$ cat flow/design.v
module gcd (
    input  logic        clk_i,
    input  logic        rst_i,
    input  logic        start_i,
    input  logic [31:0] a_i,
    input  logic [31:0] b_i,
    output logic        busy_o,
    output logic        valid_o,
    output logic [31:0] result_o
);
    logic [31:0] a, a_nxt;
    logic [31:0] b, b_nxt;
    logic [5:0]  k, k_nxt;           
    logic [31:0] result, result_nxt;
    typedef enum logic [3:0] {
        IDLE       = 4'b0000,
        LOAD       = 4'b0001,
        CHK_ZERO   = 4'b0010,
        FACTOR2    = 4'b0011,
        STRIP_A    = 4'b0100,
        STRIP_B    = 4'b0101,
        CMP        = 4'b0110,
        SUB        = 4'b0111,
        DONE       = 4'b1000
    } state_t;
    state_t state, state_nxt;
    logic a_is_zero, b_is_zero;
    logic both_even, a_even, b_even;
    logic a_gt_b;
    logic b_will_be_zero;           
    assign a_is_zero = (a == 0);
    assign b_is_zero = (b == 0);
    assign both_even = (a[0] == 0) && (b[0] == 0);
    assign a_even    = (a[0] == 0);
    assign b_even    = (b[0] == 0);
    assign a_gt_b    = (a > b);
    logic load_inputs, inc_k, shift_a, shift_b, swap, set_res;
    always_comb begin
        state_nxt   = state;
        load_inputs = 1'b0;
        inc_k       = 1'b0;
        shift_a     = 1'b0;
        shift_b     = 1'b0;
        swap        = 1'b0;
        set_res     = 1'b0;
        a_nxt      = a;
        b_nxt      = b;
        k_nxt      = k;
        result_nxt = result;
        b_will_be_zero = 1'b0;
        case (state)
            IDLE: begin
                if (start_i) begin
                    load_inputs = 1'b1;           
                    state_nxt   = LOAD;
                end
            end
            LOAD: begin
                a_nxt = a_i;                      
                b_nxt = b_i;
                k_nxt = 6'd0;                     
                state_nxt = CHK_ZERO;
            end
            CHK_ZERO: begin
                if (a_is_zero && b_is_zero) begin
                    set_res     = 1'b1;
                    result_nxt  = 32'd0;
                    state_nxt   = DONE;
                end else if (a_is_zero) begin
                    set_res     = 1'b1;
                    result_nxt  = b;
                    state_nxt   = DONE;
                end else if (b_is_zero) begin
                    set_res     = 1'b1;
                    result_nxt  = a;
                    state_nxt   = DONE;
                end else begin
                    state_nxt = FACTOR2;
                end
            end
            FACTOR2: begin
                if (both_even) begin
                    shift_a = 1'b1;
                    shift_b = 1'b1;
                    inc_k   = 1'b1;
                    a_nxt = a >> 1;
                    b_nxt = b >> 1;
                    k_nxt = k + 1'b1;
                    state_nxt = FACTOR2;           
                end else begin
                    state_nxt = STRIP_A;
                end
            end
            STRIP_A: begin
                if (a_even) begin
                    shift_a = 1'b1;
                    a_nxt   = a >> 1;
                    state_nxt = STRIP_A;
                end else begin
                    state_nxt = STRIP_B;
                end
            end
            STRIP_B: begin
                if (b_even) begin
                    shift_b = 1'b1;
                    b_nxt   = b >> 1;
                    state_nxt = STRIP_B;
                end else begin
                    state_nxt = CMP;
                end
            end
            CMP: begin
                if (a_gt_b) begin
                    swap  = 1'b1;
                    a_nxt = b;
                    b_nxt = a;
                end
                state_nxt = SUB;
            end
            SUB: begin
                b_nxt = b - a;                      
                b_will_be_zero = (b_nxt == 0);
                if (b_will_be_zero) begin
                    set_res     = 1'b1;
                    result_nxt  = a << k;         
                    state_nxt   = DONE;
                end else begin
                    state_nxt = STRIP_B;
                end
            end
            DONE: begin
                state_nxt = IDLE;                  
            end
            default: state_nxt = IDLE;            
        endcase
    end
    always_ff @(posedge clk_i or posedge rst_i) begin
        if (rst_i) begin
            a      <= 32'd0;
            b      <= 32'd0;
            k      <= 6'd0;
            result <= 32'd0;
        end else begin
            a      <= a_nxt;
            b      <= b_nxt;
            k      <= k_nxt;
            result <= result_nxt;
        end
    end
    always_ff @(posedge clk_i or posedge rst_i) begin
        if (rst_i)
            state <= IDLE;
        else
            state <= state_nxt;
    end
    always_ff @(posedge clk_i or posedge rst_i) begin
        if (rst_i) begin
            busy_o   <= 1'b0;
            valid_o  <= 1'b0;
            result_o <= 32'd0;
        end else begin
            busy_o   <= (state != IDLE) && (state != DONE);
            valid_o  <= set_res;                
            result_o <= result_nxt;
        end
    end
endmodule
$ cat flow/run.sh
#!/bin/bash
# the make line also repeats each setting of config.mk as NAME=value (left out here)
make -C /OpenROAD-flow-scripts/flow DESIGN_CONFIG=/design/flow/config.mk WORK_HOME=/design/flow/orfs CLKGATE_MAP_FILE= finish
$ cat flow/config.mk
export PLATFORM = sky130hd
export DESIGN_NAME = gcd
export DESIGN_NICKNAME = gcd
export VERILOG_FILES = /design/flow/design.v
export SDC_FILE = /design/flow/constraint.sdc
export NUM_CORES = 4
export LEC_CHECK = 0
export CAP_MARGIN = 20
export CORE_MARGIN = 2
export CORE_UTILIZATION = 72
export CTS_CLUSTER_DIAMETER = 26
export CTS_CLUSTER_SIZE = 60
export PLACE_DENSITY = 0.35
export SETUP_SLACK_MARGIN = -0.39
export SLEW_MARGIN = 20
$ cat flow/constraint.sdc
create_clock -name core_clock -period 3.96 [get_ports {clk_i}]
set_input_delay 0.7920 -clock core_clock [delete_from_list [all_inputs] [get_ports {clk_i}]]
set_output_delay 0.7920 -clock core_clock [all_outputs]
set_load 0.01 [all_outputs]
==> impl_metrics.tcl, run 1 <==
# yosys + openroad results
set metrics [dict create \
    outcome "failed layout checks" \
    so_faults "negative setup slack" \
    common_cells "nand2_1, o21ai_0, dfrtp_1" \
    xor_share_pct 2.828 \
    first_pass_iters 9 \
    arrival_ns 4.55 \
    yosysMostFrequentCell "nand2_1" \
    r2r_setup_slack_ns -0.34 \
    synth-edff-count 0 \
    io_buffers 100 \
    routabilityCongestion 1.204 \
    fp_util_pct 73.03 \
    crit_end "result[20]" \
    cp_num_buf_inv 2 \
    htreeDepth 3 \
    simple_gate_share_pct 15.95 \
    yosys_warnings 1 \
    grt_pass1_wl_um 55060 \
    flop_cell "dfrtp_1" \
    fin_util_pct 88.25 \
    viasPerCell 7.366 \
    path_max_fanout 34 \
    drc 0 \
    routed_wl_um 34990 \
    path_cells "ha_1 > nand2_1 > o21ai_0 > a21oi_2 > buf_4 > mux2i_1 > o21ai_0 > or4_1 > nor4b_2 > nand4_1 > or4_4 > o32a_2 > buf_12 > mux2_4" \
    globalRouteTotalUtil_pct 49.48 \
    finalSetupTns_ns -9.991 \
    ys_sh_aoi_pct 27.93 \
    holdWs_ns 0.5129 \
    startpoint "b[2]" \
    grt_pass1_vias 10120 \
    antenna_found_initial 0 \
    setup.worst_path.end_class "register" \
    grt_use_met1_pct 64.98 \
    met3_usage_pct 15.47 \
    syn_nets 1284 \
    top_usage_layer "met2" \
    worst-path-stages 14 \
    r2r-start "b[2]" \
    cp_slowest_cell "or4_4" \
    seq_area_sq_um 2704 \
    drt-initial-drc-count 2051 \
    yosys.area_share.adder_pct 4.792 \
    yosysTopAreaCell "dfrtp_1" \
    hold_start "result[22]" \
    worst_pin_slew_ns 1.228 \
    hold_path.class "register to register" \
    area_delta_synth_final_pct 20.85 \
    relSlewSlack_pct 17.83 \
    ys.flops 108 \
    die-width_um 119.2 \
    design.core.area_sq_um 13090 \
    routed_wire_length_per_instance_um 23.67 \
    critPathMostFrequentCell "o21ai_0" \
    dp_hpwl_um 24900 \
    crit_family "simple AND/OR/NAND/NOR gates" \
    clk_pin_slew_ns 0.07 \
    cp-start-kind "register" \
    whs_endpoint "result[22]" \
    slew_viol_final 0 \
    die_h_um 119.2 \
    setup_viol 34 \
    cts_tree "yes" \
    gr-usage-met2_pct 74.28 \
    numClockSinks 108 \
    pre_cts_ws_ns -0.3045 \
    ys_top_logic_family "AND-OR/OR-AND gates" \
    timing_hold_violations_final 0 \
    die-area_sq_um 14210 \
    fillers 692 \
    cts_hold_buf 0 \
    grt_overflow 0 \
    n_antenna_cell 0 \
    vias 10890 \
    clock_latency_ns 0.37 \
    drtAntennaViolNets 0 \
    ioPinCount 101 \
    ys_async_sr_fraction_pct 100.0 \
    rr_worst_depth 14 \
    synthCells 1181 \
    syn_area_sq_um 9555 \
    warnings 30 \
    post_cts_buffers 0 \
    worstReg2RegEnd "result[20]" \
    holdPathStages 1 \
    topCellsByArea "dfrtp_1, o21ai_0, nand2_1" \
    syn_avg_cell_area_sq_um 8.091 \
    cts_buffers 9 \
    yosys_cells 1181 \
    yosysSeqAreaShare_pct 28.28 \
    ys_sh_mux_pct 12.73 \
    yosys.area.top_type_share_pct 28.28 \
    skew_ns 0.006841 \
    fin_ws_ns -0.3388 \
    comb_area_sq_um 6200 \
    rows 42 \
    fin_crit_sh_pct 108.6 \
    max-cap-violations 0 \
    ys_types 75 \
    grt_start_max_net_pins 64 \
    min_period_ns 4.299 \
    timing.fmax_mhz 232.6 \
    cts_root_buf "clkbuf_16" \
    cp.required_ns 4.21 \
    ys_area_sq_um 9555 \
    cp_slowest_stage_delay_ns 0.46 \
    clk_path_buf_depth 2 \
    fin_nets 1400 \
    critPathKind "register to register" \
]
## metal layers
metal / up-vias / part of all wire (%)
met1: 4961 / 34
met2: 1072 / 43
met4: 0 / 6.6
li1: 4577 / -
met3: 277 / 16
met5: - / 0
## through the flow
| step | instance area (sq um) | cells |
|---|---|---|
| 2_1_floorplan | 9555 | 1181 |
| 3_3_place_gp | 11210 | 1462 |
| 3_5_place_dp | 11210 | 1462 |
| 4_1_cts | 11520 | 1478 |
| 5_1_grt | 11550 | 1478 |
| 6_report | 11550 | 1478 |
## layout make-up
class                      instances  area share (%)
inverter                          47           1.549
clock inverter                     6          0.6176
clock buffer                      10           2.070
timing repair buffer             216           16.75
multi-input combinational        915           53.69
sequential                       108           23.42
tap                              176           1.907
## timing repair
| item | 4_1_cts | 5_1_grt |
|---|---|---|
| gates resized | 1 | 6 |
| pin swaps | 0 | 2 |
| setup endpoints to repair | 3 | 32 |
==> run 2, diff against run 1 <==
- CTS_CLUSTER_DIAMETER: 26 -> 33
- CTS_CLUSTER_SIZE: 60 -> 32
- PLACE_DENSITY: 0.35 -> unset
- PLACE_DENSITY_LB_ADDON: unset -> 0.29
- SETUP_SLACK_MARGIN: -0.39 -> -0.29
- clock period: 3.96 -> 3.72 ns (I/O delays scaled with it)
==> run 2 against run 1 <==
  * The flow now stops in global routing
  * Die size unchanged
  * Synthesized cell count unchanged
  * Area after synthesis unchanged
==> impl_metrics.tcl, run 2 <==
# metrics dict for downstream scripts
set metrics [dict create \
    die_h_um 119.2 \
    ys_async_sr_fraction_pct 100.0 \
    ys_sh_mux_pct 12.73 \
    ys_top_logic_family "AND-OR/OR-AND gates" \
    die-area_sq_um 14210 \
    outcome "stopped before the end" \
    ioPinCount 101 \
    design.core.area_sq_um 13090 \
    yosysSeqAreaShare_pct 28.28 \
    rows 42 \
    common_cells "nand2_1, o21ai_0, dfrtp_1" \
    ys.flops 108 \
    numClockSinks 108 \
    syn_area_sq_um 9555 \
    die-width_um 119.2 \
    flop_cell "dfrtp_1" \
    routabilityCongestion 1.207 \
    topCellsByArea "dfrtp_1, o21ai_0, nand2_1" \
    ys_area_sq_um 9555 \
    yosys_cells 1181 \
    ys_types 75 \
    stop_stage "global routing" \
    syn_nets 1284 \
    grt_overflow 81 \
    pre_cts_ws_ns -0.3867 \
    simple_gate_share_pct 15.95 \
    synth-edff-count 0 \
    xor_share_pct 2.828 \
    synthCells 1181 \
    yosysTopAreaCell "dfrtp_1" \
    tool.error "[ERROR GRT-0232] Routing congestion too high. Check the congestion heatmap in the GUI." \
    yosys.area.top_type_share_pct 28.28 \
    yosysMostFrequentCell "nand2_1" \
    fp_util_pct 73.03 \
    globalRouteTotalUtil_pct 79.60 \
    htreeDepth 3 \
    yosys.area_share.adder_pct 4.792 \
    io_buffers 100 \
    post_dp_cell_area_sq_um 11640 \
    cts_buffers 9 \
    yosys_warnings 1 \
    cts_root_buf "clkbuf_16" \
    ys_sh_aoi_pct 27.93 \
    syn_avg_cell_area_sq_um 8.091 \
    dp_hpwl_um 26250 \
    clk_path_buf_depth 2 \
]
run 2: metal layers:
metal / overflow / GRT usage, %
met1: 1 / 79.98
met2: 38 / 95.22
met3: 1 / 64.61
met4: 39 / 80.06
met5: 2 / 27.94
run 2: stage by stage:
stage          std cells  TNS, ns
2_1_floorplan       1181   -8.122
3_3_place_gp        1518   -7.470
3_5_place_dp        1518   -11.97
4_1_cts             1539   -11.47
run 2: repair_timing:
| action | 4_1_cts |
|---|---|
| pin swaps | 7 |
| setup buffers | 3 |
| hold buffers | 0 |
| gates cloned | 4 |
| gates resized | 31 |
| setup endpoints to repair | 34 |
| hold endpoints to repair | 0 |
==> run 3, diff against run 2 <==
- ABC_AREA: unset -> 0
- CELL_PAD_IN_SITES_DETAIL_PLACEMENT: unset -> 0
- CELL_PAD_IN_SITES_GLOBAL_PLACEMENT: unset -> 0
- CORE_MARGIN: 2 -> 3
- CORE_UTILIZATION: 72 -> 70
- CTS_CLUSTER_DIAMETER: 33 -> 32
- CTS_CLUSTER_SIZE: 32 -> 76
- MIN_ROUTING_LAYER: unset -> met1
- PLACE_DENSITY_LB_ADDON: 0.29 -> 0.01
- SETUP_SLACK_MARGIN: -0.29 -> 1.05
- TNS_END_PERCENT: unset -> 55
- clock period: 3.72 -> 3.98 ns (I/O delays scaled with it)
==> run 3 against run 2 <==
  * Area after synthesis unchanged
  * Die size grew 6.2%
  * The run again fails in global routing
  * Synthesized cell count unchanged
==> impl_metrics.tcl, run 3 <==
# metrics dict for downstream scripts
set metrics [dict create \
    tool.error "[ERROR DPL-0038] Utilization greater than 100%, impossible to legalize" \
    yosys_cells 1181 \
    syn_nets 1284 \
    yosys_warnings 1 \
    simple_gate_share_pct 15.95 \
    ys_sh_aoi_pct 27.93 \
    topCellsByArea "dfrtp_1, o21ai_0, nand2_1" \
    routabilityCongestion 1.096 \
    xor_share_pct 2.828 \
    clk_path_buf_depth 2 \
    die-width_um 122.8 \
    ys_area_sq_um 9555 \
    ys_sh_mux_pct 12.73 \
    yosysTopAreaCell "dfrtp_1" \
    fp_util_pct 71.87 \
    rows 42 \
    dp_hpwl_um 26210 \
    ys.flops 108 \
    synthCells 1181 \
    stop_stage "global routing" \
    io_buffers 100 \
    die-area_sq_um 15090 \
    htreeDepth 3 \
    synth-edff-count 0 \
    cts_buffers 9 \
    syn_area_sq_um 9555 \
    ioPinCount 101 \
    outcome "stopped before the end" \
    ys_top_logic_family "AND-OR/OR-AND gates" \
    flop_cell "dfrtp_1" \
    yosysMostFrequentCell "nand2_1" \
    ys_types 75 \
    yosysSeqAreaShare_pct 28.28 \
    yosys.area_share.adder_pct 4.792 \
    design.core.area_sq_um 13300 \
    cts_root_buf "clkbuf_16" \
    common_cells "nand2_1, o21ai_0, dfrtp_1" \
    cts_hold_buf 0 \
    die_h_um 122.8 \
    pre_cts_ws_ns -0.1852 \
    yosys.area.top_type_share_pct 28.28 \
    numClockSinks 108 \
    syn_avg_cell_area_sq_um 8.091 \
    ys_async_sr_fraction_pct 100.0 \
    post_dp_cell_area_sq_um 11330 \
]
-- run 3: what timing repair did --
action / 4_1_cts
pin swaps: 52
cloned: 8
endpoints found under the setup margin: 100
buffers inserted: 16
resized: 161
-- run 3: stage by stage --
stage / cells / hold WS [ns]
after floorplan: 1181 / 0.5345
after global placement: 1467 / 0.4948
after detailed placement: 1467 / 0.4988
after CTS: 1507 / 0.5207
==> run 4, diff against run 3 <==
- CAP_MARGIN: 20 -> 30
- CELL_PAD_IN_SITES_DETAIL_PLACEMENT: 0 -> 2
- CELL_PAD_IN_SITES_GLOBAL_PLACEMENT: 0 -> 2
- CORE_ASPECT_RATIO: unset -> 1.06
- CORE_MARGIN: 3 -> 8
- CORE_UTILIZATION: 70 -> 33
- CTS_CLUSTER_DIAMETER: 32 -> unset
- GPL_ROUTABILITY_DRIVEN: unset -> 0
- GPL_TIMING_DRIVEN: unset -> 0
- MAX_ROUTING_LAYER: unset -> met5
- SETUP_SLACK_MARGIN: 1.05 -> unset
- SLEW_MARGIN: 20 -> 10
- TNS_END_PERCENT: 55 -> 5
- clock period: 3.98 -> 2.89 ns (I/O delays scaled with it)
==> run 4 against run 3 <==
  * Now fails the layout checks on negative setup slack
  * Synthesized cell count stayed put
  * Area after synthesis stayed put
  * Die size is 130% higher
==> impl_metrics.tcl, run 4 <==
# yosys + openroad results
set metrics [dict create \
    outcome "failed layout checks" \
    so_faults "negative setup slack" \
    crit_family "simple AND/OR/NAND/NOR gates" \
    finalInstanceArea_sq_um 12350 \
    grt_pass1_vias 11110 \
    numClockSinks 108 \
    worstReg2RegEnd "result[15]" \
    worst_pin_slew_ns 0.9963 \
    ys_sh_mux_pct 12.73 \
    ys_sh_aoi_pct 27.93 \
    ys_async_sr_fraction_pct 100.0 \
    post_dp_cell_area_sq_um 11200 \
    met3_usage_pct 3.060 \
    setup.worst_path.end_class "register" \
    grt_use_met1_pct 34.47 \
    yosysSeqAreaShare_pct 28.28 \
    fin_util_pct 43.08 \
    n_antenna_cell 0 \
    area_delta_synth_final_pct 29.25 \
    whs_endpoint "result[14]" \
    path_cells "clkbuf_8 > clkinvlp_4 > buf_4 > fa_2 > a211oi_4 > o21ai_2 > a21oi_2 > xor2_1 > o21ai_1 > or4_4 > nor4b_4 > nand4_1 > or4_4 > o32a_4 > buf_12 > mux2_4" \
    arrival_ns 4.71 \
    synthCells 1181 \
    grt_start_max_net_pins 59 \
    timing_hold_violations_final 0 \
    htreeDepth 3 \
    hold_start "result[14]" \
    relSlewSlack_pct 33.33 \
    cp_num_buf_inv 4 \
    die-area_sq_um 34660 \
    fin_nets 1423 \
    cts_root_buf "clkbuf_16" \
    fillers 3258 \
    die-width_um 181.3 \
    io_buffers 100 \
    holdPathStages 1 \
    design.core.area_sq_um 28670 \
    cp_slowest_stage_delay_ns 0.55 \
    common_cells "nand2_1, o21ai_0, dfrtp_1" \
    grt_overflow 0 \
    first_pass_iters 5 \
    routed_wl_um 47890 \
    ys_area_sq_um 9555 \
    syn_area_sq_um 9555 \
    worst-path-stages 16 \
    globalRouteTotalUtil_pct 27.58 \
    clk_path_buf_depth 2 \
    rr_worst_depth 16 \
    rsz0062_at_grt "yes" \
    topCellsByArea "dfrtp_1, o21ai_0, nand2_1" \
    slew_viol_final 0 \
    fin_crit_sh_pct 154.2 \
    clock_latency_ns 0.38 \
    startpoint "a[1]" \
    crit_end "result[15]" \
    die_h_um 191.2 \
    yosysTopAreaCell "dfrtp_1" \
    yosys.area_share.adder_pct 4.792 \
    max-cap-violations 0 \
    routed_wire_length_per_instance_um 28.37 \
    dp_hpwl_um 37300 \
    rows 64 \
    drt-initial-drc-count 617 \
    syn_avg_cell_area_sq_um 8.091 \
    setup_viol 100 \
    cp.required_ns 3.14 \
    top_usage_layer "met2" \
    min_period_ns 4.456 \
    drtAntennaViolNets 0 \
    r2r_setup_slack_ns -1.57 \
    yosysMostFrequentCell "nand2_1" \
    xor_share_pct 2.828 \
    synth-edff-count 0 \
    ys_top_logic_family "AND-OR/OR-AND gates" \
    ys_types 75 \
    r2r-start "a[1]" \
    flop_cell "dfrtp_1" \
    cts_tree "yes" \
    simple_gate_share_pct 15.95 \
    cts_buffers 9 \
    warnings 31 \
    path_max_fanout 10 \
    cp-start-kind "register" \
    fp_util_pct 33.33 \
    yosys.area.top_type_share_pct 28.28 \
    vias 10260 \
    drc 0 \
    hold_path.class "register to register" \
    yosys_cells 1181 \
    ioPinCount 101 \
    critPathKind "register to register" \
    clk_pin_slew_ns 0.08 \
    cp_slowest_cell "or4_4" \
    gr-usage-met2_pct 46.89 \
    timing.fmax_mhz 224.4 \
    yosys_warnings 1 \
    fin_ws_ns -1.566 \
    antenna_found_initial 0 \
    skew_ns 0.02388 \
    critPathMostFrequentCell "or4_4" \
    syn_nets 1284 \
    viasPerCell 6.075 \
    grt_pass1_wl_um 72310 \
    ys.flops 108 \
]
## run 4: per-layer routing
layer,share of wire (%),wire [um]
met5,0,0
met3,3.5,1699
met1,43,20680
met4,4.7,2269
met2,49,23240
## run 4: per-stage QoR
stage               hold slack [ns]  cells  setup slack (ns)  TNS [ns]
floorplan                    0.5345   1181            -1.085   -121.03
global placement             0.4914   1644            -2.495   -474.21
detailed placement           0.4942   1646            -2.407   -215.37
CTS                          0.5115   1684            -1.668   -111.59
global route                 0.5267   1688            -1.676   -124.71
finish                       0.5071   1688            -1.566   -111.53
## run 4: layout make-up
class                      instances  area (sq um)  area share (%)
multi-input combinational        915          6608           53.50
sequential                       108          2724           22.05
timing repair buffer             145          1383           11.19
buffer                            94         680.7           5.511
tap                              363         454.2           3.677
clock buffer                      11         252.7           2.046
inverter                          47         191.4           1.550
clock inverter                     5         57.56          0.4660
## run 4: what timing repair did
| item | in CTS | in global routing |
|---|---|---|
| cloned | 3 | 0 |
| hold buffers | 0 | 0 |
| gates resized | 136 | 34 |
| buffers inserted | 36 | 3 |
| pin swaps | 22 | 9 |
| setup endpoints to repair | 100 | 101 |
==> run 5, diff against run 4 <==
- ABC_AREA: 0 -> unset
- CAP_MARGIN: 30 -> 40
- CELL_PAD_IN_SITES_DETAIL_PLACEMENT: 2 -> unset
- CELL_PAD_IN_SITES_GLOBAL_PLACEMENT: 2 -> unset
- CORE_ASPECT_RATIO: 1.06 -> unset
- CORE_MARGIN: 8 -> 2
- CORE_UTILIZATION: 33 -> 72
- CTS_CLUSTER_DIAMETER: unset -> 30
- CTS_CLUSTER_SIZE: 76 -> 69
- GPL_ROUTABILITY_DRIVEN: 0 -> unset
- GPL_TIMING_DRIVEN: 0 -> unset
- MAX_ROUTING_LAYER: met5 -> unset
- MIN_ROUTING_LAYER: met1 -> unset
- PLACE_DENSITY_LB_ADDON: 0.01 -> 0.28
- SLEW_MARGIN: 10 -> 20
- TNS_END_PERCENT: 5 -> unset
- clock period: 2.89 -> 3.6 ns (I/O delays scaled with it)
==> run 5 against run 4 <==
  * The run now fails in global routing
  * Synthesized cell count unchanged
  * Area after synthesis did not move
  * Die size decreased by 59%
==> impl_metrics.tcl, run 5 <==
# metrics dict for downstream scripts
set metrics [dict create \
    yosysMostFrequentCell "nand2_1" \
    ys_types 75 \
    yosys.area_share.adder_pct 4.792 \
    yosys.area.top_type_share_pct 28.28 \
    synth-edff-count 0 \
    fp_util_pct 73.03 \
    ioPinCount 101 \
    ys_sh_aoi_pct 27.93 \
    outcome "stopped before the end" \
    ys_sh_mux_pct 12.73 \
    numClockSinks 108 \
    xor_share_pct 2.828 \
    io_buffers 100 \
    topCellsByArea "dfrtp_1, o21ai_0, nand2_1" \
    design.core.area_sq_um 13090 \
    dp_hpwl_um 26370 \
    rows 42 \
    die-area_sq_um 14210 \
    ys_top_logic_family "AND-OR/OR-AND gates" \
    yosysSeqAreaShare_pct 28.28 \
    grt_overflow 503 \
    common_cells "nand2_1, o21ai_0, dfrtp_1" \
    simple_gate_share_pct 15.95 \
    globalRouteTotalUtil_pct 94.10 \
    cts_root_buf "clkbuf_16" \
    htreeDepth 3 \
    ys_area_sq_um 9555 \
    syn_avg_cell_area_sq_um 8.091 \
    die-width_um 119.2 \
    yosys_cells 1181 \
    dp.cells 1526 \
    clk_path_buf_depth 2 \
    ys.flops 108 \
    syn_area_sq_um 9555 \
    tool.error "[ERROR GRT-0232] Routing congestion too high. Check the congestion heatmap in the GUI." \
    die_h_um 119.2 \
    cts_buffers 9 \
    routabilityCongestion 1.170 \
    syn_nets 1284 \
    flop_cell "dfrtp_1" \
    yosys_warnings 1 \
    ys_async_sr_fraction_pct 100.0 \
    yosysTopAreaCell "dfrtp_1" \
    stop_stage "global routing" \
    synthCells 1181 \
]
## run 5: timing repair
item                                    CTS
hold buffers                              0
endpoints found under the setup margin   98
gates resized                            19
cloned                                    0
setup buffers                            13
## run 5: layer usage
metal / GRT usage (%) / GRT overflow
met5: 52.94 / 3
met3: 81.27 / 17
met4: 103.1 / 177
met1: 90.33 / 13
met2: 107.8 / 293
## run 5: through the flow
step / cell area, sq um / hold slack (ns) / util (%) / setup WS, ns
after floorplan: 9707 / 0.5345 / - / -0.3754
after global placement: 11760 / 0.4964 / 89.87 / -0.3517
after detailed placement: 11760 / 0.4977 / 89.87 / -0.4688
after CTS: 12210 / 0.5164 / 93.34 / -0.4251
==> run 6, diff against run 5 <==
- ABC_AREA: unset -> 1
- CAP_MARGIN: 40 -> 10
- CELL_PAD_IN_SITES_DETAIL_PLACEMENT: unset -> 1
- CORE_MARGIN: 2 -> 6
- CORE_UTILIZATION: 72 -> 58
- CTS_CLUSTER_DIAMETER: 30 -> unset
- CTS_CLUSTER_SIZE: 69 -> unset
- GPL_TIMING_DRIVEN: unset -> 0
- MIN_ROUTING_LAYER: unset -> met2
- PLACE_DENSITY: unset -> 0.64
- PLACE_DENSITY_LB_ADDON: 0.28 -> unset
- SETUP_SLACK_MARGIN: unset -> 1.22
- TNS_END_PERCENT: unset -> 45
- clock period: 3.6 -> 5.26 ns (I/O delays scaled with it)
==> run 6 against run 5 <==
  * The flow stops in detailed placement
  * Die size up 49%
  * Area after synthesis rose by 8.0%
  * Synthesized cell count up 42%
==> impl_metrics.tcl, run 6 <==
# metrics dict for downstream scripts
set metrics [dict create \
    outcome "stopped before the end" \
    stop_stage "detailed placement" \
    tool.error "[ERROR DPL-0033] detailed placement checks failed during check placement." \
    yosys.area_share.adder_pct 4.438 \
    ys_top_logic_family "simple AND/OR/NAND/NOR gates" \
    die-width_um 145.4 \
    yosys.area.top_type_share_pct 26.19 \
    ys_area_sq_um 10320 \
    ioPinCount 101 \
    yosys_warnings 1 \
    topCellsByArea "dfrtp_1, nand2_1, inv_1" \
    synth-edff-count 0 \
    ys_sh_aoi_pct 22.27 \
    routabilityCongestion 1.225 \
    fp_util_pct 59.45 \
    io_buffers 100 \
    xor_share_pct 0.7639 \
    yosysTopAreaCell "dfrtp_1" \
    die_h_um 145.4 \
    flop_cell "dfrtp_1" \
    synthCells 1676 \
    common_cells "nand2_1, inv_1, o21ai_0" \
    ys_async_sr_fraction_pct 100.0 \
    simple_gate_share_pct 33.36 \
    yosys_cells 1676 \
    ys_sh_mux_pct 0.9700 \
    ys.flops 108 \
    design.core.area_sq_um 17360 \
    rows 48 \
    ys_types 48 \
    die-area_sq_um 21140 \
    syn_avg_cell_area_sq_um 6.157 \
    yosysMostFrequentCell "nand2_1" \
    yosysSeqAreaShare_pct 26.19 \
    syn_nets 1779 \
    syn_area_sq_um 10320 \
]
run 6: per-stage QoR:
step | hold slack (ns) | TNS, ns | setup WS (ns)
global placement | 0.4642 | -24.20 | -0.2359
floorplan | 0.4566 | 0 | 1.362
==> run 7, diff against run 6 <==
- CAP_MARGIN: 10 -> 20
- CELL_PAD_IN_SITES_DETAIL_PLACEMENT: 1 -> unset
- CORE_MARGIN: 6 -> 2
- CORE_UTILIZATION: 58 -> 68
- CTS_CLUSTER_DIAMETER: unset -> 153
- CTS_CLUSTER_SIZE: unset -> 100
- GPL_TIMING_DRIVEN: 0 -> unset
- MIN_ROUTING_LAYER: met2 -> unset
- PLACE_DENSITY: 0.64 -> 0.37
- SETUP_SLACK_MARGIN: 1.22 -> unset
- TNS_END_PERCENT: 45 -> 15
- clock period: 5.26 -> 3.04 ns (I/O delays scaled with it)
==> run 7 against run 6 <==
  * Now fails the layout checks on negative setup slack
  * Die size is 23% lower
  * Area after synthesis did not move
  * Synthesized cell count is the same
==> impl_metrics.tcl, run 7 <==
# yosys + openroad results
set metrics [dict create \
    outcome "failed layout checks" \
    so_faults "negative setup slack" \
    ys_top_logic_family "simple AND/OR/NAND/NOR gates" \
    routed_wl_um 39340 \
    rr_worst_depth 8 \
    finalSetupTns_ns -4.046 \
    fin_util_pct 82.86 \
    yosysSeqAreaShare_pct 26.19 \
    crit_end "result[0]" \
    first_pass_iters 8 \
    fp_util_pct 68.64 \
    antenna_found_initial 0 \
    min_period_ns 3.189 \
    synth-edff-count 0 \
    timing_hold_violations_final 0 \
    synthCells 1676 \
    post_dp_cell_area_sq_um 11850 \
    globalRouteTotalUtil_pct 46.84 \
    relSlewSlack_pct 45.91 \
    yosys_cells 1676 \
    ys_sh_aoi_pct 22.27 \
    cts_buffers 9 \
    syn_avg_cell_area_sq_um 6.157 \
    flop_cell "dfrtp_1" \
    ioPinCount 101 \
    finalInstanceArea_sq_um 12460 \
    routed_wire_length_per_instance_um 19.90 \
    r2r-start "b[0]" \
    holdPathStages 2 \
    yosysMostFrequentCell "nand2_1" \
    clock_latency_ns 0.37 \
    setup_viol 32 \
    drtAntennaViolNets 0 \
    setup.worst_path.end_class "register" \
    n_antenna_cell 0 \
    holdWs_ns 0.5091 \
    comb_area_sq_um 6628 \
    rsz0062_at_grt "yes" \
    critPathMostFrequentCell "buf_4" \
    worst-path-stages 8 \
    ys.flops 108 \
    grt_start_max_net_pins 52 \
    common_cells "nand2_1, inv_1, o21ai_0" \
    ys_area_sq_um 10320 \
    grt_pass1_wl_um 59430 \
    hold_path.class "register to register" \
    path_cells "buf_4 > nor4_1 > nand4_1 > o21ai_0 > nand3_2 > buf_4 > nand3_1 > nand2_1" \
    die-area_sq_um 16180 \
    dp_hpwl_um 29330 \
    area_delta_synth_final_pct 20.72 \
    syn_area_sq_um 10320 \
    design.core.area_sq_um 15030 \
    fin_nets 1887 \
    io_buffers 100 \
    yosysTopAreaCell "dfrtp_1" \
    slew_viol_final 0 \
    simple_gate_share_pct 33.36 \
    ys_types 48 \
    startpoint "b[0]" \
    timing.fmax_mhz 313.5 \
    clk_pin_slew_ns 0.08 \
    yosys.area.top_type_share_pct 26.19 \
    worst_pin_slew_ns 0.8096 \
    hold_start "result[29]" \
    cp_num_buf_inv 2 \
    ys_async_sr_fraction_pct 100.0 \
    cts_tree "yes" \
    whs_endpoint "result[29]" \
    critPathKind "register to register" \
    die_h_um 127.2 \
    r2r_setup_slack_ns -0.15 \
    routabilityCongestion 1.067 \
    cp_slowest_stage_delay_ns 0.60 \
    cp.required_ns 3.30 \
    grt_overflow 0 \
    yosys.area_share.adder_pct 4.438 \
    clk_path_buf_depth 2 \
    rows 45 \
    fin_ws_ns -0.1493 \
    fillers 1062 \
    worstReg2RegEnd "result[0]" \
    die-width_um 127.2 \
    seq_area_sq_um 2704 \
    drt-initial-drc-count 2219 \
    cp-start-kind "register" \
    path_max_fanout 33 \
    fin_crit_sh_pct 104.9 \
    cts_root_buf "clkbuf_16" \
    crit_family "simple AND/OR/NAND/NOR gates" \
    warnings 31 \
    skew_ns 0.009957 \
    htreeDepth 3 \
    drc 0 \
    syn_nets 1779 \
    arrival_ns 3.45 \
    ys_sh_mux_pct 0.9700 \
    grt_pass1_vias 11460 \
    viasPerCell 6.497 \
    xor_share_pct 0.7639 \
    numClockSinks 108 \
    max-cap-violations 0 \
    topCellsByArea "dfrtp_1, nand2_1, inv_1" \
    cp_slowest_cell "nor4_1" \
    yosys_warnings 1 \
    vias 12840 \
]
-- run 7: repair_timing --
item	4_1_cts	5_1_grt
endpoints found under the setup margin	0	83
hold buffers	0	0
resized	0	53
hold endpoints to repair	0	0
buffers inserted	0	1
-- run 7: metrics by stage --
stage	setup WS (ns)	instances
floorplan	0.4057	1676
global placement	0.1243	1956
detailed placement	0.02322	1956
CTS	0.01214	1972
global route	-0.09907	1977
finish	-0.1493	1977
-- run 7: layer usage --
metal	GRT usage, %	up-vias	wire length [um]
li1	-	5763	-
met1	61.14	5702	14110
met2	72.33	1105	17010
met3	10.05	272	5226
met4	26.83	2	2951
met5	0	-	35
-- run 7: final cells by class --
cell class / count / share of cell area (%)
inverters: 239 / 7.262
repair inverters: 1 / 0.06027
clock buffers: 10 / 1.918
multi-input cells: 1250 / 53.20
repair buffers: 175 / 13.53
clock inverters: 6 / 0.4319
well taps: 188 / 1.888
flip-flops and latches: 108 / 21.71
==> run 8, diff against run 7 <==
- ABC_AREA: 1 -> unset
- CORE_UTILIZATION: 68 -> 72
- CTS_CLUSTER_DIAMETER: 153 -> 30
- CTS_CLUSTER_SIZE: 100 -> 69
- PLACE_DENSITY: 0.37 -> unset
- PLACE_DENSITY_LB_ADDON: unset -> 0.28
- TNS_END_PERCENT: 15 -> 5
- clock period: 3.04 -> 4.07 ns (I/O delays scaled with it)
==> run 8 against run 7 <==
  * Area after synthesis is 7.4% lower
  * Still fails the layout checks on negative setup slack
  * Wire length shrank 5.9%
  * Highest routed layer unchanged
  * Global-route usage is 0.98 points higher
  * Non-clock buffer count rose by 42
==> impl_metrics.tcl, run 8 <==
# yosys + openroad results
set metrics [dict create \
    post_dp_cell_area_sq_um 11160 \
    io_buffers 100 \
    ys.flops 108 \
    r2r_setup_slack_ns -0.23 \
    drc 0 \
    die_h_um 119.2 \
    design.core.area_sq_um 13090 \
    ys_sh_mux_pct 12.73 \
    syn_area_sq_um 9555 \
    finalSetupTns_ns -6.097 \
    yosysSeqAreaShare_pct 28.28 \
    yosys.area.top_type_share_pct 28.28 \
    cts_buffers 9 \
    xor_share_pct 2.828 \
    ys_sh_aoi_pct 27.93 \
    rows 42 \
    first_pass_iters 11 \
    arrival_ns 4.55 \
    numClockSinks 108 \
    flop_cell "dfrtp_1" \
    fp_util_pct 73.03 \
    hold_start "result[31]" \
    critPathKind "register to register" \
    grt_start_max_net_pins 64 \
    fin_crit_sh_pct 105.6 \
    routabilityCongestion 1.034 \
    clk_pin_slew_ns 0.08 \
    cp_slowest_cell "or4_4" \
    globalRouteTotalUtil_pct 47.82 \
    critPathMostFrequentCell "or4_4" \
    crit_end "result[15]" \
    holdPathStages 1 \
    rsz0062_at_grt "yes" \
    clock_latency_ns 0.37 \
    hold_path.class "register to register" \
    cts_root_buf "clkbuf_16" \
    worst-path-stages 14 \
    seq_area_sq_um 2704 \
    simple_gate_share_pct 15.95 \
    die-width_um 119.2 \
    rr_worst_depth 14 \
    fin_ws_ns -0.2262 \
    min_period_ns 4.296 \
    die-area_sq_um 14210 \
    yosys_cells 1181 \
    syn_avg_cell_area_sq_um 8.091 \
    yosys.area_share.adder_pct 4.792 \
    path_cells "inv_1 > ha_4 > a21oi_1 > o21ai_2 > a211oi_2 > a32oi_1 > xor2_1 > or4_4 > nor4b_4 > nand4_1 > or4_4 > o32a_4 > clkbuf_16 > mux2_4" \
    timing_hold_violations_final 0 \
    worstReg2RegEnd "result[15]" \
    whs_endpoint "result[31]" \
    fillers 604 \
    outcome "failed layout checks" \
    skew_ns 0.009362 \
    common_cells "nand2_1, o21ai_0, dfrtp_1" \
    area_delta_synth_final_pct 22.72 \
    startpoint "a[6]" \
    yosysTopAreaCell "dfrtp_1" \
    max-cap-violations 0 \
    cp_slowest_stage_delay_ns 0.56 \
    so_faults "negative setup slack" \
    cp_num_buf_inv 2 \
    cp-start-kind "register" \
    htreeDepth 3 \
    vias 11160 \
    fin_nets 1401 \
    r2r-start "a[6]" \
    topCellsByArea "dfrtp_1, o21ai_0, nand2_1" \
    slew_viol_final 0 \
    ys_top_logic_family "AND-OR/OR-AND gates" \
    synthCells 1181 \
    holdWs_ns 0.5174 \
    setup_viol 32 \
    yosys_warnings 1 \
    yosysMostFrequentCell "nand2_1" \
    relSlewSlack_pct 11.88 \
    drtAntennaViolNets 0 \
    grt_pass1_vias 9946 \
    ys_types 75 \
    crit_family "simple AND/OR/NAND/NOR gates" \
    clk_path_buf_depth 2 \
    routed_wire_length_per_instance_um 25.02 \
    grt_overflow 0 \
    syn_nets 1284 \
    path_max_fanout 17 \
    comb_area_sq_um 6349 \
    timing.fmax_mhz 232.8 \
    dp_hpwl_um 24440 \
    ioPinCount 101 \
    cp.required_ns 4.33 \
    antenna_found_initial 4 \
    cts_tree "yes" \
    routed_wl_um 37030 \
    viasPerCell 7.540 \
    grt_pass1_wl_um 53290 \
    drt-initial-drc-count 2600 \
    ys_area_sq_um 9555 \
    synth-edff-count 0 \
    warnings 30 \
    ys_async_sr_fraction_pct 100.0 \
    setup.worst_path.end_class "register" \
    finalInstanceArea_sq_um 11730 \
    worst_pin_slew_ns 1.317 \
]
-- run 8: through the flow --
stage                     worst slack, ns  cells  util, %
after CTS                        -0.07496   1472    87.53
after global routing              -0.3379   1479    89.60
after floorplan                  0.007253   1181        -
after detailed placement          -0.1836   1456    85.31
final                             -0.2262   1480    89.62
after global placement           -0.03295   1456    85.31
-- run 8: area by class of cell --
cell class | count | share of cell area [%]
Clock inverter | 7 | 0.4481
Tap cell | 176 | 1.878
Clock buffer | 9 | 1.921
Sequential cell | 108 | 23.06
Timing Repair Buffer | 217 | 17.01
Inverter | 47 | 1.526
Multi-Input combinational cell | 915 | 54.14
Antenna cell | 1 | 0.02134
-- run 8: per-layer routing --
layer	global-route usage, %	routed length, um
met1	62.73	12380
met2	71.70	15430
met3	13.55	5889
met4	25.74	3310
met5	0	15
-- run 8: repair_timing --
item	4_1_cts	5_1_grt
pin swaps	0	10
endpoints found under the setup margin	32	71
hold buffers	0	0
resized	3	36
gates cloned	0	3
buffers inserted	0	4
==> run 9, diff against run 8 <==
- CTS_CLUSTER_DIAMETER: 30 -> unset
- CTS_CLUSTER_SIZE: 69 -> 48
- PLACE_DENSITY: unset -> 0.65
- PLACE_DENSITY_LB_ADDON: 0.28 -> unset
- TNS_END_PERCENT: 5 -> unset
- clock period: 4.07 -> 4.16 ns (I/O delays scaled with it)
==> run 9 against run 8 <==
  * The layout still fails its checks (negative setup slack)
  * Critical path type unchanged
  * Global-route usage decreased by 0.87 points
  * Critical path depth unchanged
  * Hold slack got worse by 0.0050 ns
  * Highest routed layer is now met4
  * Largest cell class unchanged
  * Worst setup slack improved by 0.18 ns
  * Clock skew decreased by 0.0015 ns
  * Non-clock buffer count decreased by 9
  * Via count decreased by 0.84%
==> impl_metrics.tcl, run 9 <==
# yosys + openroad results
set metrics [dict create \
    crit_family "simple AND/OR/NAND/NOR gates" \
    syn_nets 1284 \
    fin_ws_ns -0.04614 \
    setup_viol 27 \
    timing_hold_violations_final 0 \
    syn_avg_cell_area_sq_um 8.091 \
    syn_area_sq_um 9555 \
    cp.required_ns 4.42 \
    numClockSinks 108 \
    drt-initial-drc-count 2436 \
    die-area_sq_um 14210 \
    fin_crit_sh_pct 101.1 \
    max-cap-violations 0 \
    crit_end "result[8]" \
    cts_buffers 9 \
    cp-start-kind "register" \
    path_cells "inv_1 > ha_4 > and4_4 > nand3_1 > a311o_2 > a32oi_2 > xor2_1 > or4_1 > nor4b_2 > nand4_1 > or4_4 > o32a_4 > clkbuf_16 > mux2_4" \
    hold_start "result[6]" \
    drc 0 \
    holdWs_ns 0.5124 \
    fin_util_pct 89.39 \
    yosys.area.top_type_share_pct 28.28 \
    flop_cell "dfrtp_1" \
    routed_wl_um 35940 \
    yosysTopAreaCell "dfrtp_1" \
    grt_overflow 0 \
    synthCells 1181 \
    ys_async_sr_fraction_pct 100.0 \
    critPathKind "register to register" \
    yosysMostFrequentCell "nand2_1" \
    so_faults "negative setup slack" \
    cp_slowest_cell "or4_1" \
    yosysSeqAreaShare_pct 28.28 \
    topCellsByArea "dfrtp_1, o21ai_0, nand2_1" \
    timing.fmax_mhz 237.7 \
    globalRouteTotalUtil_pct 46.95 \
    design.core.area_sq_um 13090 \
    warnings 33 \
    ioPinCount 101 \
    yosys_warnings 1 \
    relSlewSlack_pct 28.50 \
    rows 42 \
    xor_share_pct 2.828 \
    cp_slowest_stage_delay_ns 0.54 \
    outcome "failed layout checks" \
    clock_latency_ns 0.37 \
    slew_viol_final 0 \
    ys_top_logic_family "AND-OR/OR-AND gates" \
    yosys.area_share.adder_pct 4.792 \
    cts_tree "yes" \
    fp_util_pct 73.03 \
    hold_path.class "register to register" \
    post_dp_cell_area_sq_um 11070 \
    vias 11070 \
    viasPerCell 7.522 \
    finalInstanceArea_sq_um 11700 \
    holdPathStages 1 \
    antenna_found_initial 1 \
    htreeDepth 3 \
    die_h_um 119.2 \
    first_pass_iters 12 \
    setup.worst_path.end_class "register" \
    rsz0062_at_grt "yes" \
    ys_sh_mux_pct 12.73 \
    grt_pass1_vias 9540 \
    cts_hold_buf 0 \
    ys_types 75 \
    area_delta_synth_final_pct 22.40 \
    startpoint "a[6]" \
    ys_sh_aoi_pct 27.93 \
    skew_ns 0.007863 \
    grt_pass1_wl_um 51920 \
    yosys_cells 1181 \
    ys_area_sq_um 9555 \
    drtAntennaViolNets 0 \
    die-width_um 119.2 \
    rr_worst_depth 14 \
    path_max_fanout 9 \
    clk_pin_slew_ns 0.08 \
    cts_root_buf "clkbuf_16" \
    fin_nets 1392 \
    fillers 642 \
    worst-path-stages 14 \
    worst_pin_slew_ns 1.073 \
    min_period_ns 4.206 \
    worstReg2RegEnd "result[8]" \
    routabilityCongestion 1.083 \
    pre_cts_ws_ns -0.08887 \
    r2r_setup_slack_ns -0.05 \
    synth-edff-count 0 \
    arrival_ns 4.46 \
    routed_wire_length_per_instance_um 24.43 \
    ys.flops 108 \
    common_cells "nand2_1, o21ai_0, dfrtp_1" \
    dp_hpwl_um 24300 \
    whs_endpoint "result[6]" \
    cp_num_buf_inv 2 \
    simple_gate_share_pct 15.95 \
    io_buffers 100 \
    clk_path_buf_depth 2 \
    r2r-start "a[6]" \
    grt_start_max_net_pins 109 \
]
==> run 9: layout make-up <==
cell class | count | area [sq um] | area share (%)
diodes | 1 | 2.502 | 0.02139
multi-input cells | 915 | 6387 | 54.61
flip-flops and latches | 108 | 2706 | 23.14
repair buffers | 208 | 1901 | 16.25
inverters | 47 | 178.9 | 1.530
clock buffers | 9 | 225.2 | 1.926
well taps | 176 | 220.2 | 1.883
clock inverters | 7 | 75.07 | 0.6418
==> run 9: through the flow <==
step / cells / setup TNS (ns)
after floorplan: 1181 / 0
after global placement: 1446 / 0
after detailed placement: 1446 / -2.159
after CTS: 1462 / 0
after global routing: 1471 / -2.328
final: 1471 / -0.6904
==> run 9: per-layer routing <==
metal / routed length [um] / vias to the layer above / global-route usage (%)
met3: 6047 / 315 / 13.27
met5: 0 / - / 0
met4: 2698 / 0 / 21.65
li1: - / 4556 / -
met2: 14930 / 1226 / 70.40
met1: 12260 / 4968 / 63.11
==> run 9: what timing repair did <==
action,in CTS,in global routing
buffers inserted,0,5
setup endpoints to repair,31,66
gates resized,3,42
cloned,0,3
pin swaps,1,4
==> run 10, diff against run 9 <==
- ABC_AREA: unset -> 0
- CAP_MARGIN: 20 -> 40
- CELL_PAD_IN_SITES_DETAIL_PLACEMENT: unset -> 0
- CELL_PAD_IN_SITES_GLOBAL_PLACEMENT: unset -> 0
- CORE_ASPECT_RATIO: unset -> 0.5
- CORE_MARGIN: 2 -> 10
- CORE_UTILIZATION: 72 -> 59
- CTS_CLUSTER_DIAMETER: unset -> 309
- CTS_CLUSTER_SIZE: 48 -> 98
- HOLD_SLACK_MARGIN: unset -> -0.08
- MIN_ROUTING_LAYER: unset -> met1
- PLACE_DENSITY: 0.65 -> 0.38
- SLEW_MARGIN: 20 -> 0
- TNS_END_PERCENT: unset -> 5
- clock period: 4.16 -> 8.45 ns (I/O delays scaled with it)
==> run 10 against run 9 <==
  * Now clean on timing, DRC and antenna
  * Flip-flop count unchanged
  * Register-to-register slack improved by 3.5 ns
  * Die size increased by 55%
  * Maximum frequency decreased by 16%
  * Hold slack got worse by 0.0029 ns
  * Wire length decreased by 3.9%
  * Largest cell class unchanged
==> impl_metrics.tcl, run 10 <==
# yosys + openroad results
set metrics [dict create \
    flop_cell "dfrtp_1" \
    worst_pin_slew_ns 0.7776 \
    r2r_setup_slack_ns 3.46 \
    cp_slowest_cell "or4_4" \
    setup.worst_path.end_class "register" \
    xor_share_pct 2.828 \
    cp.required_ns 8.70 \
    post_cts_buffers 0 \
    whs_endpoint "result[30]" \
    cts_root_buf "clkbuf_16" \
    path_max_fanout 20 \
    final_cell_count_no_fill 1410 \
    cp_num_buf_inv 3 \
    timing.fmax_mhz 200.4 \
    outcome "no timing/DRC/antenna violations" \
    cts_buffers 9 \
    holdPathStages 1 \
    relSlewSlack_pct 48.16 \
    syn_nets 1284 \
    grt_start_max_net_pins 65 \
    fillers 1247 \
    routed_wire_length_per_instance_um 24.49 \
    yosys.area_share.adder_pct 4.792 \
    max-cap-violations 0 \
    drc 0 \
    clk_path_buf_depth 2 \
    globalRouteTotalUtil_pct 31.03 \
    yosysSeqAreaShare_pct 28.28 \
    finalInstanceArea_sq_um 10890 \
    yosys.area.top_type_share_pct 28.28 \
    cp_slowest_stage_delay_ns 0.49 \
    synthCells 1181 \
    min_period_ns 4.991 \
    drtAntennaViolNets 0 \
    cts_tree "yes" \
    ys_async_sr_fraction_pct 100.0 \
    ys_top_logic_family "AND-OR/OR-AND gates" \
    hold_start "result[30]" \
    ys_sh_mux_pct 12.73 \
    comb_area_sq_um 6170 \
    seq_area_sq_um 2704 \
    grt_pass1_wl_um 52750 \
    dp.cells 1394 \
    drt-initial-drc-count 1633 \
    path_cells "inv_1 > ha_1 > inv_1 > fa_1 > a211oi_1 > o21ai_1 > a21oi_1 > xor2_1 > o21ai_0 > or4_1 > nor4b_1 > nand4_1 > or4_4 > o32a_2 > buf_16 > mux2_4" \
    slew_viol_final 0 \
    fin_util_pct 69.75 \
    fin_nets 1304 \
    worst-path-stages 16 \
    arrival_ns 5.24 \
    ioPinCount 101 \
    first_pass_iters 7 \
    yosysMostFrequentCell "nand2_1" \
    synth-edff-count 0 \
    hold_path.class "register to register" \
    yosys_cells 1181 \
    setup_viol 0 \
    timing_hold_violations_final 0 \
    io_buffers 100 \
    routabilityCongestion 1.037 \
    crit_family "AND-OR/OR-AND gates" \
    critPathKind "register to register" \
    fin_crit_sh_pct 59.06 \
    die_h_um 110.0 \
    simple_gate_share_pct 15.95 \
    die-width_um 200.0 \
    ys_types 75 \
    crit_end "result[12]" \
    numClockSinks 108 \
    viasPerCell 7.024 \
    topCellsByArea "dfrtp_1, o21ai_0, nand2_1" \
    post_dp_cell_area_sq_um 10560 \
    r2r-start "b[0]" \
    cp-start-kind "register" \
    ys_sh_aoi_pct 27.93 \
    rr_worst_depth 16 \
    skew_ns 0.01349 \
    rsz0062_at_grt "no" \
    syn_area_sq_um 9555 \
    die-area_sq_um 22000 \
    warnings 30 \
    syn_avg_cell_area_sq_um 8.091 \
    ys.flops 108 \
    startpoint "b[0]" \
    htreeDepth 3 \
    n_antenna_cell 0 \
    yosysTopAreaCell "dfrtp_1" \
    yosys_warnings 1 \
    cts_hold_buf 0 \
    dp_hpwl_um 25990 \
    grt_pass1_vias 9037 \
    common_cells "nand2_1, o21ai_0, dfrtp_1" \
    vias 9904 \
    critPathMostFrequentCell "inv_1" \
    rows 32 \
    grt_overflow 0 \
    area_delta_synth_final_pct 13.98 \
    clock_latency_ns 0.38 \
    finalSetupTns_ns 0 \
    ys_area_sq_um 9555 \
    fp_util_pct 61.19 \
    design.core.area_sq_um 15620 \
    routed_wl_um 34530 \
    cts_resized 0 \
    clk_pin_slew_ns 0.09 \
    worstReg2RegEnd "result[12]" \
    antenna_found_initial 0 \
]
run 10: metrics by stage:
step                hold slack, ns  setup WS [ns]
floorplan                   0.5345          3.914
global placement            0.4882          3.605
detailed placement          0.4942          3.599
CTS                         0.5135          3.549
global route                0.5303          3.156
finish                      0.5095          3.459
run 10: cell type report:
class	count	share of cell area, %
clock inverter	7	0.9420
inverter	47	1.643
multi-input combinational	915	56.65
clock buffer	9	2.068
sequential	108	24.82
timing repair buffer	120	11.53
tap	204	2.343
run 10: routing by layer:
| layer | track usage [%] | vias to the layer above | routed length [um] |
|---|---|---|---|
| met3 | 11.80 | 82 | 5492 |
| met1 | 42.57 | 4660 | 14010 |
| li1 | - | 4394 | - |
| met4 | 7.085 | 2 | 691 |
| met2 | 45.20 | 766 | 14270 |
| met5 | 2.179 | - | 69 |
==> run 11, diff against run 10 <==
- ABC_AREA: 0 -> unset
- CAP_MARGIN: 40 -> 0
- CELL_PAD_IN_SITES_DETAIL_PLACEMENT: 0 -> unset
- CELL_PAD_IN_SITES_GLOBAL_PLACEMENT: 0 -> unset
- CORE_ASPECT_RATIO: 0.5 -> unset
- CORE_MARGIN: 10 -> 2
- CORE_UTILIZATION: 59 -> 71
- CTS_CLUSTER_DIAMETER: 309 -> unset
- CTS_CLUSTER_SIZE: 98 -> 49
- HOLD_SLACK_MARGIN: -0.08 -> unset
- MIN_ROUTING_LAYER: met1 -> unset
- PLACE_DENSITY: 0.38 -> unset
- SLEW_MARGIN: 0 -> 20
- TNS_END_PERCENT: 5 -> unset
- clock period: 8.45 -> 4.16 ns (I/O delays scaled with it)
==> run 11 against run 10 <==
  * Synthesized cell count did not move
  * Clock-buffer cell count rose by 1
  * Final cell count rose by 4.5%
  * Critical endpoint unchanged
  * Critical path type unchanged
  * The layout now fails its checks (negative setup slack)
  * Area after synthesis did not move
  * Design area rose by 8.4%
  * Non-clock buffer count rose by 91
  * Flip-flop count did not move
==> impl_metrics.tcl, run 11 <==
# yosys + openroad results
set metrics [dict create \
    vias 11400 \
    die_h_um 120.0 \
    outcome "failed layout checks" \
    cp_num_buf_inv 4 \
    design.core.area_sq_um 13190 \
    so_faults "negative setup slack" \
    ys_types 75 \
    viasPerCell 7.734 \
    worstReg2RegEnd "result[12]" \
    critPathMostFrequentCell "nand4_1" \
    warnings 31 \
    timing.fmax_mhz 223.8 \
    syn_area_sq_um 9555 \
    setup_viol 33 \
    path_max_fanout 5 \
    cp_slowest_stage_delay_ns 0.49 \
    fin_nets 1395 \
    m1WireLength_um 12570 \
    setup.worst_path.end_class "register" \
    htreeDepth 3 \
    yosys_warnings 1 \
    met3_length_um 6682 \
    startpoint "b[0]" \
    ys_sh_aoi_pct 27.93 \
    final_cell_count_no_fill 1474 \
    crit_family "simple AND/OR/NAND/NOR gates" \
    route.met2.wl_um 15940 \
    worst-path-stages 16 \
    grt_start_max_net_pins 66 \
    rsz0062_at_grt "yes" \
    topCellsByArea "dfrtp_1, o21ai_0, nand2_1" \
    relSlewSlack_pct 27.82 \
    die-width_um 120.0 \
    rows 42 \
    timing_hold_violations_final 0 \
    clk_path_buf_depth 2 \
    common_cells "nand2_1, o21ai_0, dfrtp_1" \
    drc 0 \
    rr_worst_depth 16 \
    routed_wl_um 38950 \
    antenna_found_initial 2 \
    yosys.area_share.adder_pct 4.792 \
    syn_nets 1284 \
    drtAntennaViolNets 0 \
    die-area_sq_um 14400 \
    cts_buffers 9 \
    dp_hpwl_um 24770 \
    hold_path.class "register to register" \
    worst_pin_slew_ns 1.083 \
    cts_tree "yes" \
    max-cap-violations 0 \
    clock_latency_ns 0.38 \
    cp-start-kind "register" \
    synth-edff-count 0 \
    critPathKind "register to register" \
    simple_gate_share_pct 15.95 \
    finalSetupTns_ns -8.939 \
    drt-initial-drc-count 2680 \
    ioPinCount 101 \
    ys_top_logic_family "AND-OR/OR-AND gates" \
    routed_wire_length_per_instance_um 26.43 \
    xor_share_pct 2.828 \
    io_buffers 100 \
    slew_viol_final 0 \
    yosysTopAreaCell "dfrtp_1" \
    fp_util_pct 72.44 \
    r2r_setup_slack_ns -0.31 \
    cts_root_buf "clkbuf_16" \
    min_period_ns 4.469 \
    ys.flops 108 \
    cp_slowest_cell "or4_4" \
    yosys_cells 1181 \
    flop_cell "dfrtp_1" \
    fin_crit_sh_pct 107.4 \
    holdPathStages 1 \
    yosysMostFrequentCell "nand2_1" \
    grt_pass1_vias 10010 \
    fin_ws_ns -0.3089 \
    path_cells "inv_2 > ha_1 > inv_1 > fa_2 > a211oi_2 > buf_4 > nor2_1 > xor2_1 > nor4_1 > nand4_1 > nor4b_4 > nand4_1 > or4_4 > o32a_4 > buf_12 > mux2_4" \
    clk_pin_slew_ns 0.08 \
    routabilityCongestion 1.090 \
    r2r-start "b[0]" \
    area_delta_synth_final_pct 23.54 \
    yosysSeqAreaShare_pct 28.28 \
    ys_area_sq_um 9555 \
    ys_async_sr_fraction_pct 100.0 \
    arrival_ns 4.72 \
    globalRouteTotalUtil_pct 48.58 \
    pre_cts_ws_ns -0.03837 \
    ys_sh_mux_pct 12.73 \
    numClockSinks 108 \
    crit_end "result[12]" \
    synthCells 1181 \
    routed.top_layer "met4" \
    syn_avg_cell_area_sq_um 8.091 \
    yosys.area.top_type_share_pct 28.28 \
    first_pass_iters 13 \
    grt_overflow 0 \
    whs_endpoint "result[4]" \
    hold_start "result[4]" \
    cp.required_ns 4.41 \
    grt_pass1_wl_um 54300 \
    dp.cells 1442 \
    skew_ns 0.009571 \
]
## run 11: routing by layer
metal	track usage, %	up-vias
met5	0.7353	-
met3	17.02	482
met2	73.76	1337
met4	21.76	0
met1	62.44	5003
li1	-	4578
## run 11: area by class of cell
cell class              count  area (sq um)
multi-input cells         915          6407
inverters                  47         178.9
clock inverters             6         118.9
diodes                      1         2.502
well taps                 176         220.2
flip-flops and latches    108          2704
repair buffers            211          1944
clock buffers              10         229.0
fillers                   604          1385
## run 11: timing repair
action                                  CTS  global route
endpoints found under the setup margin   31            69
gates cloned                              0             4
hold buffers                              0             0
buffers inserted                          1            10
pin swaps                                 1             7
resized                                   5            43
## run 11: metrics by stage
step / instance area (sq um) / hold slack (ns) / util (%)
after global routing: 11800 / 0.5286 / 89.48
final: 11810 / 0.5171 / 89.50
after detailed placement: 11040 / 0.4932 / 83.70
after global placement: 11040 / 0.4928 / 83.70
after CTS: 11430 / 0.5143 / 86.63
after floorplan: 9558 / 0.5345 / -
==> run 12, diff against run 11 <==
- ABC_AREA: unset -> 1
- CELL_PAD_IN_SITES_DETAIL_PLACEMENT: unset -> 0
- CELL_PAD_IN_SITES_GLOBAL_PLACEMENT: unset -> 0
- CORE_UTILIZATION: 71 -> 34
- CTS_CLUSTER_SIZE: 49 -> unset
- GPL_ROUTABILITY_DRIVEN: unset -> 0
- GPL_TIMING_DRIVEN: unset -> 1
- MAX_ROUTING_LAYER: unset -> met4
- MIN_ROUTING_LAYER: unset -> met2
- PLACE_DENSITY_LB_ADDON: unset -> 0.08
- clock period: 4.16 -> 4.73 ns (I/O delays scaled with it)
==> run 12 against run 11 <==
  * Now clean on timing, DRC and antenna
  * Utilization shrank 49 points
  * Register-to-register slack gained 1.3 ns
  * Critical path depth grew 2
  * Highest routed layer unchanged
  * Critical endpoint is now result[31]
  * Via count grew 44%
  * Global-route usage shrank 3.0 points
==> impl_metrics.tcl, run 12 <==
# yosys + openroad results
set metrics [dict create \
    grt_pass1_wl_um 68790 \
    post_cts_buffers 0 \
    yosys.area.top_type_share_pct 26.19 \
    comb_area_sq_um 6402 \
    globalRouteTotalUtil_pct 45.59 \
    ys_sh_aoi_pct 22.27 \
    path_max_fanout 34 \
    timing.fmax_mhz 267.5 \
    setup_viol 0 \
    worst-path-stages 18 \
    final_cell_count_no_fill 2125 \
    ys_async_sr_fraction_pct 100.0 \
    r2r-start "a[1]" \
    ioPinCount 101 \
    clock_latency_ns 0.37 \
    cts_root_buf "clkbuf_16" \
    startpoint "a[1]" \
    area_delta_synth_final_pct 15.62 \
    cp.required_ns 5.04 \
    worstReg2RegEnd "result[31]" \
    pre_cts_ws_ns 1.184 \
    grt_use_met1_pct 0 \
    cp_slowest_stage_delay_ns 0.60 \
    relSlewSlack_pct 28.11 \
    top_usage_layer "met3" \
    yosys.area_share.adder_pct 4.438 \
    die-width_um 178.2 \
    routed_wire_length_per_instance_um 21.15 \
    fp_util_pct 34.63 \
    rows 63 \
    viasPerCell 7.727 \
    outcome "no timing/DRC/antenna violations" \
    ys_types 48 \
    hold_path.class "register to register" \
    fin_ws_ns 0.9916 \
    cp_slowest_cell "fa_1" \
    max-cap-violations 0 \
    ys_sh_mux_pct 0.9700 \
    seq_area_sq_um 2704 \
    drtAntennaViolNets 0 \
    antenna_found_initial 0 \
    rsz0062_at_grt "no" \
    syn_avg_cell_area_sq_um 6.157 \
    path_cells "inv_1 > fa_1 > nand3_1 > nand3_1 > nand2_1 > nand2_1 > nand2_1 > nand3_1 > nand2_1 > nand2_1 > nor2_1 > nand2_1 > nor2_2 > nand4_4 > buf_4 > nand2_4 > nand2_1 > nand2_1" \
    critPathMostFrequentCell "nand2_1" \
    holdWs_ns 0.4840 \
    common_cells "nand2_1, inv_1, o21ai_0" \
    warnings 28 \
    design.core.area_sq_um 29800 \
    gr-usage-met2_pct 50.53 \
    worst_pin_slew_ns 1.067 \
    met3_usage_pct 59.93 \
    min_period_ns 3.738 \
    fin_util_pct 40.04 \
    die_h_um 178.2 \
    cp_num_buf_inv 2 \
    synth-edff-count 0 \
    crit_end "result[31]" \
    holdPathStages 2 \
    cts_buffers 9 \
    fin_crit_sh_pct 79.04 \
    numClockSinks 108 \
    grt_overflow 0 \
    crit_family "simple AND/OR/NAND/NOR gates" \
    clk_pin_slew_ns 0.09 \
    yosys_warnings 1 \
    ys.flops 108 \
    cts_resized 0 \
    flop_cell "dfrtp_1" \
    timing_hold_violations_final 0 \
    cp-start-kind "register" \
    vias 16420 \
    yosysSeqAreaShare_pct 26.19 \
    clk_path_buf_depth 2 \
    skew_ns 0.01678 \
    yosysMostFrequentCell "nand2_1" \
    ys_area_sq_um 10320 \
    rr_worst_depth 18 \
    ys_top_logic_family "simple AND/OR/NAND/NOR gates" \
    dp.cells 2105 \
    dp_hpwl_um 33030 \
    whs_endpoint "busy_o" \
    first_pass_iters 20 \
    cts_hold_buf 0 \
    syn_area_sq_um 10320 \
    grt_start_max_net_pins 63 \
    slew_viol_final 0 \
    hold_start "state[2]" \
    fillers 3297 \
    htreeDepth 3 \
    syn_nets 1779 \
    simple_gate_share_pct 33.36 \
    arrival_ns 4.05 \
    drt-initial-drc-count 3626 \
    die-area_sq_um 31760 \
    critPathKind "register to register" \
    grt_pass1_vias 17360 \
    yosysTopAreaCell "dfrtp_1" \
    cts_tree "yes" \
    r2r_setup_slack_ns 0.99 \
    finalSetupTns_ns 0 \
    setup.worst_path.end_class "register" \
    yosys_cells 1676 \
    drc 0 \
    routed_wl_um 44950 \
    io_buffers 100 \
    fin_nets 1829 \
    xor_share_pct 0.7639 \
    synthCells 1676 \
    topCellsByArea "dfrtp_1, nand2_1, inv_1" \
]
run 12: final cells by class:
class | instances | area share, %
Tap cell | 390 | 4.090
Inverter | 239 | 7.541
Timing Repair Buffer | 119 | 9.691
Clock buffer | 11 | 1.951
Clock inverter | 5 | 0.3146
Antenna cell | 4 | 0.08390
Sequential cell | 108 | 22.66
Multi-Input combinational cell | 1249 | 53.67
run 12: metal layers:
metal,up-vias,routed length (um)
li1,5603,-
met1,5747,0
met2,4492,20620
met3,578,19110
met4,0,5221
met5,-,0
run 12: stage by stage:
stage | instance area [sq um]
after floorplan | 10320
after global placement | 11650
after detailed placement | 11650
after CTS | 11920
after global routing | 11920
final | 11930
